build 15:
==> flow/design.v <==
module MAC_Unit #(parameter WIDTH=32) (
    input logic clk,
    input logic reset,
    input  logic [WIDTH-1:0] a,
    input  logic [WIDTH-1:0] b,
    output logic [WIDTH*2-1:0] result
);
    logic [WIDTH-1:0] a_reg, b_reg;
    logic [WIDTH*2-1:0] mult_result;  
    always_ff@(posedge clk or posedge reset) begin
        if (reset) begin
            a_reg <= '0;
            b_reg <= '0;
            mult_result <= '0;
            result <= '0;
        end else begin
            a_reg <= a;
            b_reg <= b;
            mult_result <= a_reg * b_reg;  
            result <= mult_result + result;  
        end 
    end
endmodule
clock: 7.29 ns
lec_check: 0
cap_margin: 40
core_margin: 2
core_utilization: 72
cts_cluster_size: 42
hold_slack_margin: 0.27
place_density_lb_addon: 0.01
setup_slack_margin: 2.07
slew_margin: 20
run.sh (not shown) runs the stock make flow with config.mk's settings and CLKGATE_MAP_FILE=.
The layout from build 15, despite a flow that completed every stage, fails the layout checks, with the failing checks listed as negative setup slack.
diff inputs: build 15 => build 53
- ABC_AREA now 0, previously not set
- SETUP_SLACK_MARGIN no longer set, was 2.07
- CTS_CLUSTER_DIAMETER now 305, previously not set
- HOLD_SLACK_MARGIN now 0.29, was 0.27
- PLACE_DENSITY_LB_ADDON no longer set, was 0.01
- PLACE_DENSITY now 0.64, previously not set
- the clock period (ns, I/O delays scaled along) now 6.46, was 7.29
## What came out
- STATUS run=build 53 STAGES=ALL_DONE FINAL_CHECKS=FAILED CAUSE=negative setup slack
- In the tables for build 53 and build 15, multi-input gate share of the layout cell area reads higher with build 15.
- | floorplan utilization | build 15 vs build 53 | ≈ equal |
- Build 53: global-route wire length before repair is 940 microns higher than what build 15 reported.
- Relative to build 15, critical path data required time has gone down in build 53.
- Build 53 has routed wire length above what build 15 had.
[inputs] build 63 vs build 53
- clearing CTS_CLUSTER_SIZE, which used to be 42
- clearing PLACE_DENSITY, which used to be 0.64
- clearing CTS_CLUSTER_DIAMETER, which used to be 305
- clearing ABC_AREA, which used to be 0
- swapping 40 for 20 in CAP_MARGIN
- clearing HOLD_SLACK_MARGIN, which used to be 0.29
- swapping 6.46 for 8.96 in the clock period (ns, I/O delays scaled along)
--- outcome ---
Post-route fraction of the period consumed by the critical path, build 53 and build 63: larger value in build 53
Compared with build 53, build 63 shows via count of the first global-routing pass lower by 2690.
Between build 53 and build 63, total of fill cells in the finished design increased.
Build 53 → build 63: final-layout setup total negative slack increased 35.12 ns, maximum clock rate decreased 12%.
On via count: between build 53 and build 63, it ends up lower for build 63.
The sole clean run among build 53 and build 63 is build 63.
No crash in build 53: every stage finished, but the layout fails its final checks due to negative setup slack.
Going from build 53 to build 63, number of non-clock buffers in the layout moved down; worst setup margin moved up.
## Diff of input files: build 14 against build 63
- PLACE_DENSITY_LB_ADDON: unset -> 0.24
- the clock period (ns, I/O delays scaled along): 8.96 -> 7.29
--- outcome ---
- Across build 63 and build 14, a clean result was obtained everywhere but in build 14.
- Build 14 ran in full, but the layout does not pass; the checks complain about negative setup slack.
- Summary of the comparison: number of gates on the worst path with buffers counted is lower in build 14, relative to build 63.
- Post-placement cell area of build 14 exceeds that of build 63 by a few percent.
- Sequential share of cell area, build 14 and build 63: larger value in build 63
- In the metrics for build 14 and build 63, the one carrying the lower post-route setup TNS is build 14.
- Summary of the comparison: routed wire length is higher in build 14, relative to build 63.
- When build 14 is measured against build 63, its HPWL reported at the end of detailed placement turns out about 5% higher.
- Comparing the two runs side by side, build 14 comes out behind build 63 on worst setup slack.
- Compared with build 63, number of instances in the placed design in build 14 increased by a few percent.
- The clock-pin slew on the worst setup and hold paths of build 14 is higher than that of build 63.
- The maximum clock frequency of build 14 is higher than that of build 63.
- In the flow results for build 14 and build 63, the first-pass GRT wire length is larger on build 14.

## fjord
// MAC_Unit: RTL as listed in full above, without the edits since
clock: 6.77 ns
lec_check: 0
cap_margin: 35
cell_pad_in_sites_global_placement: 0
core_aspect_ratio: 0.91
core_margin: 2
core_utilization: 72
cts_cluster_diameter: 354
gpl_routability_driven: 1
gpl_timing_driven: 1
hold_slack_margin: 0.3
max_routing_layer: met4
min_routing_layer: met1
setup_slack_margin: -0.41
slew_margin: 20
Every stage of fjord finished as expected; the final checks, on the other hand, flagged setup timing, which means the layout fails.
The inputs of quartz differ from those of fjord as listed below.
- removing HOLD_SLACK_MARGIN (formerly 0.3)
- changing CORE_ASPECT_RATIO from 0.91 to 1.28
- changing SETUP_SLACK_MARGIN from -0.41 to 1.01
- changing CORE_UTILIZATION from 72 to 69
- setting PLACE_DENSITY to 0.39 for the first time
- changing the clock period (ns, I/O delays scaled along) from 6.77 to 4.55
==> comparison <==
NOTE: sum of met3 wire segment lengths after detailed routing in quartz falls short of that of fjord
Nothing crashed in quartz and all stages finished; the problem is that the final layout failed, the offending checks being setup timing.
Worst setup slack, fjord and quartz, lower one = quartz.
Compared to fjord, quartz was floorplanned on a bigger die.
Register-to-register path setup slack: quartz < fjord
[diff] first-pass GRT wire length, quartz relative to fjord: improvement
The inputs of xenon differ from those of quartz as listed below.
- CORE_ASPECT_RATIO changed from 1.28 to 0.71
- CORE_UTILIZATION changed from 69 to 72
- SETUP_SLACK_MARGIN changed from 1.01 to -0.41
- PLACE_DENSITY removed (was 0.39)
- CTS_CLUSTER_SIZE newly set to 41
- the clock period (ns, I/O delays scaled along) changed from 4.55 to 6.77
==> comparison <==
- FAIL for each of quartz and xenon
- xenon completed end to end; final checks failed (setup timing).
- Although it ran to completion, quartz produced a layout that fails the final checks because of setup timing.
- xenon ends up with lower total non-filler cell area in the finished layout than quartz does.
- When the final numbers for quartz and xenon were put side by side, the global-route usage over all layers turned out to be greater in xenon.
- In xenon the global routing met2 resource utilization turned out 0.40 points lower than in quartz.
- xenon vs quartz, wire length went up by 1.9%.
- Relative to quartz, the via density per instance measured on xenon has increased slightly.
- A startpoint of the worst setup timing path of b_reg[3]$_DFF_PP0_ is what xenon shows, while a_reg[15]$_DFF_PP0_ belongs to quartz.
- xenon: share of the clock period used by the worst path after layout lower than quartz
- xenon against quartz: clock network area share barely changed.
Input changes introduced in ember (baseline for comparison: xenon):
- changing SETUP_SLACK_MARGIN from -0.41 to 2.0
- changing CORE_UTILIZATION from 72 to 71
- setting PLACE_DENSITY_LB_ADDON to 0.01 for the first time
- removing CTS_CLUSTER_SIZE (formerly 41)
- changing CORE_ASPECT_RATIO from 0.71 to 1.28
### Flow results
[ember] flow finished | final checks: failed | reasons: setup timing
Core utilization (ember over xenon): decrease, 0.67 points
On post-layout net count, xenon and ember are basically level.
Taking xenon as the reference, in ember total global routing track utilization lost 2.2 points; count of clock-net buffers in the final layout picked up an extra 1; maximum clock rate picked up an extra 3.0%.
Die area | ember > xenon
Area: ember vs xenon -> ember larger
Looking at first-pass GRT wire length, ember sits about 4.5% lower than xenon does.

Starts from the design.v that is shown in full above.
Settings: LEC_CHECK=0, CAP_MARGIN=35, CELL_PAD_IN_SITES_GLOBAL_PLACEMENT=0, CORE_ASPECT_RATIO=0.89, CORE_MARGIN=2, CORE_UTILIZATION=71, CTS_CLUSTER_DIAMETER=354, GPL_ROUTABILITY_DRIVEN=1, GPL_TIMING_DRIVEN=1, MAX_ROUTING_LAYER=met4, MIN_ROUTING_LAYER=met1, PLACE_DENSITY_LB_ADDON=0.01, SETUP_SLACK_MARGIN=1.97, SLEW_MARGIN=20; clock period 6.77 ns.
The baseline finished but fails on setup timing.
Next try:
- CAP_MARGIN: 35 -> 20
- CELL_PAD_IN_SITES_GLOBAL_PLACEMENT: 0 -> default
- CORE_ASPECT_RATIO: 0.89 -> default
- CORE_UTILIZATION: 71 -> 18
- CTS_CLUSTER_DIAMETER: 354 -> default
- GPL_ROUTABILITY_DRIVEN: 1 -> default
- GPL_TIMING_DRIVEN: 1 -> default
- MAX_ROUTING_LAYER: met4 -> default
- MIN_ROUTING_LAYER: met1 -> default
- PLACE_DENSITY_LB_ADDON: 0.01 -> default
- SETUP_SLACK_MARGIN: 1.97 -> default
- clock period: 6.77 -> 8.79 ns (I/O delays scaled with it)
Result: The changed run went through all stages and came out clean; worst hold slack gets worse by 0.0073 ns; first-iteration DRC count is lower by 45%; clock-buffer cell count is lower by 3; routed wire length is higher by 3.1%; worst setup slack gets better by 1.4 ns; via count is lower by 8.2%; clock skew hardly moves; cell count is higher by 34%; global-route usage is lower by 30 points.

RTL: the design.v shown in full above, as it stands there.
clock: 9.0 ns
lec_check: 0
abc_area: 1
cap_margin: 5
cell_pad_in_sites_global_placement: 1
core_aspect_ratio: 0.92
core_margin: 6
core_utilization: 40
slew_margin: 20
The starting point completed with no timing, DRC or antenna violations.
Rerun with:
Settings changed: ABC_AREA 1 to not set, CAP_MARGIN 5 to 20, CELL_PAD_IN_SITES_GLOBAL_PLACEMENT 1 to not set, CORE_ASPECT_RATIO 0.92 to not set, CORE_MARGIN 6 to 2, CORE_UTILIZATION 40 to 72, PLACE_DENSITY_LB_ADDON set to 0.26.
Clock period 9.0 ns to 7.36 ns, I/O delays scaled along.
This time the run completed and failed the layout checks on negative setup slack.
Setup slack gets worse by 2.1 ns.
Register-to-register slack degrades by 2.1 ns.
Critical path depth does not change.
Cell count goes down by a quarter to a third.
Global-route usage rose by 15 points.
Wire length drops by about a fifth.
Design area fell by a few percent.
Die size falls by well over a third.
Rerun with:
Settings changed: PLACE_DENSITY set to 0.35, PLACE_DENSITY_LB_ADDON 0.26 to not set, SETUP_SLACK_MARGIN set to 2.23.
Clock period 7.36 ns to 8.96 ns, I/O delays scaled along.
The new run finished clean.
Cell count came out lower by 1.7%.
Worst setup slack improves by 2.0 ns.
Clock-buffer cell count came out higher by 1.
Via count came out lower by 3.1%.
